== v6 ==
## AXI_LITE_PROJ
module AXI_LITE_PROJ #(
    parameter   ADDRESS     =   32,
    parameter   DATA_WIDTH  =   32
)
(
    input                   clk,
    input                   reset_n,
    input      [31:0]       C_ADRR,
    input      [31:0]       C_DATA,
    input                   C_VALID,
    input                   C_VALID_R,
    input      [31:0]       C_ADRR_R,
    output     [31:0]       C_DATA_READ,
    input      [3:0 ]       C_STRB,
    output reg              READY_S
);
Size: roughly 4000 cells after synthesis, ~710 flip-flops, ~140 I/O pins, roughly 0.045 sq mm of cells after synthesis.
==> flow/config.mk <==
export PLATFORM = sky130hd
export DESIGN_NAME = AXI_LITE_PROJ
export DESIGN_NICKNAME = AXI_LITE_PROJ
export VERILOG_FILES = /design/flow/design.v
export SDC_FILE = /design/flow/constraint.sdc
export NUM_CORES = 4
export LEC_CHECK = 0
export CAP_MARGIN = 20
export CORE_MARGIN = 2
export CORE_UTILIZATION = 58
export CTS_CLUSTER_SIZE = 39
export PLACE_DENSITY = 0.6
export SLEW_MARGIN = 20
==> flow/constraint.sdc <==
create_clock -name core_clock -period 6.42 [get_ports {clk}]
set_input_delay 1.2840 -clock core_clock [delete_from_list [all_inputs] [get_ports {clk}]]
set_output_delay 1.2840 -clock core_clock [all_outputs]
set_load 0.01 [all_outputs]
run.sh (not shown) runs the stock make flow with config.mk's settings and CLKGATE_MAP_FILE=.
The flow completed for v6, but it is not clean: the layout still shows negative setup slack.
For v7, these inputs were changed with respect to v6:
Settings: GPL_ROUTABILITY_DRIVEN now 0, previously not set; CORE_UTILIZATION now 34, was 58; SETUP_SLACK_MARGIN now 0.58, previously not set; CTS_CLUSTER_DIAMETER now 155, previously not set; ABC_AREA now 0, previously not set; MIN_ROUTING_LAYER now met1, previously not set; CTS_CLUSTER_SIZE no longer set, was 39; TNS_END_PERCENT now 5, previously not set; CORE_ASPECT_RATIO now 1.03, previously not set; CORE_MARGIN now 7, was 2; PLACE_DENSITY no longer set, was 0.6; CELL_PAD_IN_SITES_GLOBAL_PLACEMENT now 2, previously not set; the clock period (ns, I/O delays scaled along) now 7.87, was 6.42.
[summary]
v7: full flow OK, the timing, design-rule and antenna checks passed
Diff v6 -> v7: part of the total power dissipated in combinational logic went down; final setup slack of the worst path moved up; total global routing track utilization dropped 17 points; number of buffers created by CTS has increased.
v7 vs. v6: wire length went up by 8.8%.

========
Starting RTL as in the previous note.
==> flow/config.mk <==
export PLATFORM = sky130hd
export DESIGN_NAME = AXI_LITE_PROJ
export DESIGN_NICKNAME = AXI_LITE_PROJ
export VERILOG_FILES = /design/flow/design.v
export SDC_FILE = /design/flow/constraint.sdc
export NUM_CORES = 4
export LEC_CHECK = 0
export CAP_MARGIN = 20
export CORE_MARGIN = 7
export CORE_UTILIZATION = 40
export CTS_CLUSTER_SIZE = 69
export MAX_ROUTING_LAYER = met4
export PLACE_DENSITY = 0.6
export SLEW_MARGIN = 20
==> flow/constraint.sdc <==
create_clock -name core_clock -period 10.0 [get_ports {clk}]
set_input_delay 2.0000 -clock core_clock [delete_from_list [all_inputs] [get_ports {clk}]]
set_output_delay 2.0000 -clock core_clock [all_outputs]
set_load 0.01 [all_outputs]
Then changed:
Settings changed: CORE_MARGIN 7 to 2, CTS_CLUSTER_SIZE 69 to not set, MAX_ROUTING_LAYER met4 to not set.
Clock period 10.0 ns to 11.3 ns, I/O delays scaled along.
Sequential power decreases by 11%.
Setup slack is better by 0.43 ns.
Global-route usage climbs by 0.70 points.
Wire length shrinks by about 2%.
Power falls by 13%.
Synthesized area stays the same.
Then changed:
Settings changed: ABC_AREA set to 1, CAP_MARGIN 20 to 40, CELL_PAD_IN_SITES_GLOBAL_PLACEMENT set to 2, CORE_ASPECT_RATIO set to 0.93, CORE_MARGIN 2 to 5, CORE_UTILIZATION 40 to 64, CTS_CLUSTER_DIAMETER set to 68, CTS_CLUSTER_SIZE set to 69, GPL_ROUTABILITY_DRIVEN set to 1, GPL_TIMING_DRIVEN set to 0, MAX_ROUTING_LAYER set to met5, PLACE_DENSITY 0.6 to not set, PLACE_DENSITY_LB_ADDON set to 0.18, SETUP_SLACK_MARGIN set to 0.2, SLEW_MARGIN 20 to 30, TNS_END_PERCENT set to 85.
Clock period 11.3 ns to 10.0 ns, I/O delays scaled along.
After rerunning: The changed run died in global placement without I/O; area after synthesis came out higher by 9.6%; die size went down by 28%; synthesized cell count rises by 76%.

========
AXI_LITE_PROJ again, from the RTL that the note above started with.
==> flow/config.mk <==
export PLATFORM = sky130hd
export DESIGN_NAME = AXI_LITE_PROJ
export DESIGN_NICKNAME = AXI_LITE_PROJ
export VERILOG_FILES = /design/flow/design.v
export SDC_FILE = /design/flow/constraint.sdc
export NUM_CORES = 4
export LEC_CHECK = 0
export ABC_AREA = 0
export CAP_MARGIN = 30
export CELL_PAD_IN_SITES_GLOBAL_PLACEMENT = 3
export CORE_ASPECT_RATIO = 0.56
export CORE_MARGIN = 2
export CORE_UTILIZATION = 40
export CTS_CLUSTER_SIZE = 50
export GPL_ROUTABILITY_DRIVEN = 1
export GPL_TIMING_DRIVEN = 0
export PLACE_DENSITY_LB_ADDON = 0.19
export SLEW_MARGIN = 30
==> flow/constraint.sdc <==
create_clock -name core_clock -period 7.69 [get_ports {clk}]
set_input_delay 1.5380 -clock core_clock [delete_from_list [all_inputs] [get_ports {clk}]]
set_output_delay 1.5380 -clock core_clock [all_outputs]
set_load 0.01 [all_outputs]
The baseline finished with setup timing left.
Rerun with:
ABC_AREA = unset   (was 0)
CAP_MARGIN = 20   (was 30)
CELL_PAD_IN_SITES_GLOBAL_PLACEMENT = unset   (was 3)
CORE_ASPECT_RATIO = unset   (was 0.56)
CORE_UTILIZATION = 66   (was 40)
CTS_CLUSTER_SIZE = 51   (was 50)
GPL_ROUTABILITY_DRIVEN = unset   (was 1)
GPL_TIMING_DRIVEN = unset   (was 0)
PLACE_DENSITY_LB_ADDON = unset   (was 0.19)
SETUP_SLACK_MARGIN = -0.08   (was unset)
SLEW_MARGIN = 20   (was 30)
clock period = 6.62 ns   (was 7.69 ns; I/O delays follow)
=> The changed run reached the layout checks and failed them: setup timing. Die area goes down by 39%. Design area went down by 3.9%. Synthesized cell count does not change. Global-route usage grows by 10 points. Final cell count drops by 14%. Total power rose by 18%. Worst setup slack degrades by 0.035 ns. Critical path depth shrinks by 1.
Power is estimated from default activity; no workload was simulated.
